==> v20 <==
## convolution_stage2
module convolution_stage2 (
          in1,
          in2,
          in3,
          in4,
          in5,
          in6,
          in7,
          in8,
          clk,
          rst,
          start,
          conv_out
  );
input [99:0] in1, in2, in3, in4, in5, in6, in7, in8;
input         clk, rst, start;
output reg [7:0] conv_out;
wire  [3:0]  in1_1, in1_2, in1_3, in1_4, in1_5, in1_6, in1_7, in1_8, in1_9, in1_10, in1_11, in1_12, in1_13;
wire [3:0]   in1_14, in1_15, in1_16, in1_17, in1_18, in1_19, in1_20, in1_21, in1_22, in1_23, in1_24, in1_25;
wire  [3:0]  in2_1, in2_2, in2_3, in2_4, in2_5, in2_6, in2_7, in2_8, in2_9, in2_10, in2_11, in2_12, in2_13;
wire [3:0]   in2_14, in2_15, in2_16, in2_17, in2_18, in2_19, in2_20, in2_21, in2_22, in2_23, in2_24, in2_25;
wire  [3:0]  in3_1, in3_2, in3_3, in3_4, in3_5, in3_6, in3_7, in3_8, in3_9, in3_10, in3_11, in3_12, in3_13;
wire [3:0]   in3_14, in3_15, in3_16, in3_17, in3_18, in3_19, in3_20, in3_21, in3_22, in3_23, in3_24, in3_25;
wire  [3:0]  in4_1, in4_2, in4_3, in4_4, in4_5, in4_6, in4_7, in4_8, in4_9, in4_10, in4_11, in4_12, in4_13;
wire [3:0]   in4_14, in4_15, in4_16, in4_17, in4_18, in4_19, in4_20, in4_21, in4_22, in4_23, in4_24, in4_25;
wire  [3:0]  in5_1, in5_2, in5_3, in5_4, in5_5, in5_6, in5_7, in5_8, in5_9, in5_10, in5_11, in5_12, in5_13;
wire [3:0]   in5_14, in5_15, in5_16, in5_17, in5_18, in5_19, in5_20, in5_21, in5_22, in5_23, in5_24, in5_25;
wire  [3:0]  in6_1, in6_2, in6_3, in6_4, in6_5, in6_6, in6_7, in6_8, in6_9, in6_10, in6_11, in6_12, in6_13;
wire [3:0]   in6_14, in6_15, in6_16, in6_17, in6_18, in6_19, in6_20, in6_21, in6_22, in6_23, in6_24, in6_25;
wire  [3:0]  in7_1, in7_2, in7_3, in7_4, in7_5, in7_6, in7_7, in7_8, in7_9, in7_10, in7_11, in7_12, in7_13;
wire [3:0]   in7_14, in7_15, in7_16, in7_17, in7_18, in7_19, in7_20, in7_21, in7_22, in7_23, in7_24, in7_25;
wire  [3:0]  in8_1, in8_2, in8_3, in8_4, in8_5, in8_6, in8_7, in8_8, in8_9, in8_10, in8_11, in8_12, in8_13;
  ...
make LEC_CHECK=0 ABC_AREA=1 CAP_MARGIN=20 CORE_MARGIN=2 CORE_UTILIZATION=72 CTS_CLUSTER_DIAMETER=379 CTS_CLUSTER_SIZE=99 SETUP_SLACK_MARGIN=-0.62 SLEW_MARGIN=20 finish   # period 6.47 ns
run.sh (not shown) runs the stock make flow with config.mk's settings and CLKGATE_MAP_FILE=.
==> v14: changes against v20 <==
- CORE_ASPECT_RATIO: not set -> 1.98
- CORE_UTILIZATION: 72 -> 40
- CTS_CLUSTER_DIAMETER: 379 -> 342
- CTS_CLUSTER_SIZE: 99 -> 100
- SETUP_SLACK_MARGIN: -0.62 -> not set
==> flow/constraint.sdc (replaced) <==
create_clock -name core_clock -period 14.0 [get_ports {clk}]
set_input_delay 2.8000 -clock core_clock [delete_from_list [all_inputs] [get_ports {clk}]]
set_output_delay 2.8000 -clock core_clock [all_outputs]
set_load 0.01 [all_outputs]
==> v22: changes against v20 <==
- ABC_AREA: 1 -> not set
- CORE_UTILIZATION: 72 -> 58
- CTS_CLUSTER_DIAMETER: 379 -> not set
- CTS_CLUSTER_SIZE: 99 -> not set
- SETUP_SLACK_MARGIN: -0.62 -> 2.6
==> flow/constraint.sdc (replaced) <==
create_clock -name core_clock -period 10.2 [get_ports {clk}]
set_input_delay 2.0400 -clock core_clock [delete_from_list [all_inputs] [get_ports {clk}]]
set_output_delay 2.0400 -clock core_clock [all_outputs]
set_load 0.01 [all_outputs]
==> v13: changes against v20 <==
- ABC_AREA: 1 -> not set
- CELL_PAD_IN_SITES_GLOBAL_PLACEMENT: not set -> 3
- CORE_UTILIZATION: 72 -> 27
- CTS_CLUSTER_DIAMETER: 379 -> not set
- CTS_CLUSTER_SIZE: 99 -> not set
- SETUP_SLACK_MARGIN: -0.62 -> not set
- SLEW_MARGIN: 20 -> 10
==> flow/constraint.sdc (replaced) <==
create_clock -name core_clock -period 14.0 [get_ports {clk}]
set_input_delay 2.8000 -clock core_clock [delete_from_list [all_inputs] [get_ports {clk}]]
set_output_delay 2.8000 -clock core_clock [all_outputs]
set_load 0.01 [all_outputs]
==> results.json <==
{
  "status": "failed layout checks",
  "finalSetupViolCount": 5,
  "ys_cells": 7243,
  "syn_area_um2": 62800,
  "layout_setup_ws_ps": -1860,
  "syn_nets": 10300,
  "postPlaceCellArea_um2": 81700,
  "dpl_worst_slack_ps": -2500,
  "synth_cell_types": 32,
  "checkFailReasons": "setup timing",
  "use_met3_pct": 5.42
}
The numbers above come from v22.

==> results.json <==
{
  "endpoint_kind": "register",
  "syn_area_um2": 62800,
  "finalSetupViolCount": 0,
  "ys_cells": 7243,
  "syn_nets": 10300,
  "status": "finished clean",
  "synth_cell_types": 32,
  "layout_setup_ws_ps": 616
}
The numbers above come from v13.

==> results.json <==
{
  "status": "stopped before the end",
  "haltStage": "global routing",
  "first-error": "[ERROR GRT-0116] Global routing finished with congestion. Check the congestion regions in the DRC Viewer.",
  "ys_sh_mux_pct": 0,
  "use_met3_pct": 82.9,
  "dpl_worst_slack_ps": -5950,
  "fp.dieW_um": 308,
  "postCtsHoldBufs": 0,
  "synth_cell_types": 39
}
The numbers above come from v20.

==> results.json <==
{
  "ys_cells": 9524,
  "layout_setup_ws_ps": 515,
  "syn_nets": 12600,
  "finalSetupViolCount": 0,
  "use_met3_pct": 4.40,
  "syn_area_um2": 66600,
  "synth_cell_types": 39,
  "status": "finished clean"
}
The numbers above come from v14.


* * *

==> inputs of run Z <==
Starting RTL as in the previous note.
make LEC_CHECK=0 ABC_AREA=0 CAP_MARGIN=20 CORE_ASPECT_RATIO=1.79 CORE_MARGIN=4 CORE_UTILIZATION=48 CTS_CLUSTER_DIAMETER=331 CTS_CLUSTER_SIZE=43 GPL_ROUTABILITY_DRIVEN=0 GPL_TIMING_DRIVEN=1 HOLD_SLACK_MARGIN=0.06 MAX_ROUTING_LAYER=met5 PLACE_DENSITY_LB_ADDON=0.3 SETUP_SLACK_MARGIN=0.21 SLEW_MARGIN=10 TNS_END_PERCENT=15 finish   # period 10.2 ns
==> run H (differences from run Z) <==
Settings changed: CORE_ASPECT_RATIO 1.79 to 0.71, CORE_MARGIN 4 to 2, CORE_UTILIZATION 48 to 70, CTS_CLUSTER_DIAMETER 331 to unset, CTS_CLUSTER_SIZE 43 to unset, HOLD_SLACK_MARGIN 0.06 to unset, PLACE_DENSITY set to 0.67, PLACE_DENSITY_LB_ADDON 0.3 to unset, SETUP_SLACK_MARGIN 0.21 to -0.47, SLEW_MARGIN 10 to 25, TNS_END_PERCENT 15 to 95.
==> flow/constraint.sdc (replaced) <==
create_clock -name core_clock -period 7.61 [get_ports {clk}]
set_input_delay 1.5220 -clock core_clock [delete_from_list [all_inputs] [get_ports {clk}]]
set_output_delay 1.5220 -clock core_clock [all_outputs]
set_load 0.01 [all_outputs]
==> run A (differences from run Z) <==
Settings changed: CORE_ASPECT_RATIO 1.79 to 0.94, CORE_MARGIN 4 to 2, CORE_UTILIZATION 48 to 65, CTS_CLUSTER_DIAMETER 331 to unset, CTS_CLUSTER_SIZE 43 to unset, GPL_ROUTABILITY_DRIVEN 0 to 1, HOLD_SLACK_MARGIN 0.06 to unset, PLACE_DENSITY_LB_ADDON 0.3 to unset, SLEW_MARGIN 10 to 25, TNS_END_PERCENT 15 to 95.
==> flow/constraint.sdc (replaced) <==
create_clock -name core_clock -period 7.48 [get_ports {clk}]
set_input_delay 1.4960 -clock core_clock [delete_from_list [all_inputs] [get_ports {clk}]]
set_output_delay 1.4960 -clock core_clock [all_outputs]
set_load 0.01 [all_outputs]
==> comparison <==
Run A completed, yet does not pass: negative setup slack. Run H aborted during global routing. Run Z produced a layout that fails on negative setup slack.
Clock-buffer cell count is the same in run A and run Z.
Between run Z and run A, the lower cell count is in run A (gap about 2.7%, measured against run A).
Between run Z and run A, the lower final area is in run Z (gap about 1%, measured against run A).
Between run A and run Z, the lower core utilization is in run Z (gap 24 points).
Of run A and run Z, run A has the higher via count (gap 7.1%, measured against run Z).
Synthesized cell count is the same in run H and run A.
==> figures <==
Result of the run: run A failed layout checks; run H aborted with a tool error; run Z failed layout checks
Stage where the flow stopped: run A -; run H global routing; run Z -
Layout check failures: run A negative setup slack; run H -; run Z negative setup slack
Floorplan die height: run A 305 um; run H 256 um; run Z 492 um
Slowest cell on crit path: run A fa_1; run H -; run Z fa_1
Layout fillers: run A 4947; run H -; run Z 10700
Detailed-route via count: run A 63900; run H -; run Z 59700
Most common cell type on the critical path: run A fa_1; run H -; run Z fa_1
Number of rows created at floorplan: run A 110; run H 92; run Z 177
Post-route core utilization: run A 0.877; run H -; run Z 0.640
Max-cap violation count: run A 0; run H -; run Z 0
Core Density at Floorplan: run A 0.656; run H 0.707; run Z 0.483
CTS tree: run A done; run H -; run Z done

* * *

==> zinc: inputs <==
convolution_stage2 again, from the RTL that the note above started with.
// convolution_stage2
module convolution_stage2 (
          in1,
          in2,
          in3,
          in4,
          in5,
          in6,
          in7,
          in8,
          clk,
          rst,
          start,
          conv_out
  );
Settings: LEC_CHECK=0, CAP_MARGIN=20, CORE_MARGIN=2, CORE_UTILIZATION=71, CTS_CLUSTER_SIZE=46, MAX_ROUTING_LAYER=met4, SETUP_SLACK_MARGIN=-0.12, SLEW_MARGIN=20; clock period 11.9 ns.
==> xenon: changes against zinc <==
- CORE_UTILIZATION: 71 -> 58
- CTS_CLUSTER_SIZE: 46 -> unset
- MAX_ROUTING_LAYER: met4 -> unset
- SETUP_SLACK_MARGIN: -0.12 -> unset
==> flow/constraint.sdc (replaced) <==
create_clock -name core_clock -period 10.0 [get_ports {clk}]
set_input_delay 2.0000 -clock core_clock [delete_from_list [all_inputs] [get_ports {clk}]]
set_output_delay 2.0000 -clock core_clock [all_outputs]
set_load 0.01 [all_outputs]
==> yarrow: changes against zinc <==
- CORE_UTILIZATION: 71 -> 68
- CTS_CLUSTER_DIAMETER: unset -> 223
- CTS_CLUSTER_SIZE: 46 -> 97
- MAX_ROUTING_LAYER: met4 -> unset
- SETUP_SLACK_MARGIN: -0.12 -> 1.96
- TNS_END_PERCENT: unset -> 5
==> flow/constraint.sdc (replaced) <==
create_clock -name core_clock -period 8.15 [get_ports {clk}]
set_input_delay 1.6300 -clock core_clock [delete_from_list [all_inputs] [get_ports {clk}]]
set_output_delay 1.6300 -clock core_clock [all_outputs]
set_load 0.01 [all_outputs]
==> summary of the runs <==
Between xenon and yarrow, the lower cell count is in yarrow (gap 2.5%, measured against yarrow).
Of xenon and yarrow, yarrow has the higher core utilization (gap 11 points).
Of xenon and yarrow, xenon has the higher non-clock buffer count (gap 56).
In synthesized area, zinc and yarrow do not differ.
yarrow produced a layout that fails on setup timing. xenon ran to the end with violations: setup timing. zinc ended with an error in global routing (5_1_grt), error GRT-0232.
In xenon the setup slack is higher than in yarrow, by 1.4 ns.
In sequential cell count, xenon and yarrow do not differ.
Critical path depth: yarrow is higher than xenon (3).
In yarrow the first-iteration DRC count is larger than in xenon, by 38%.
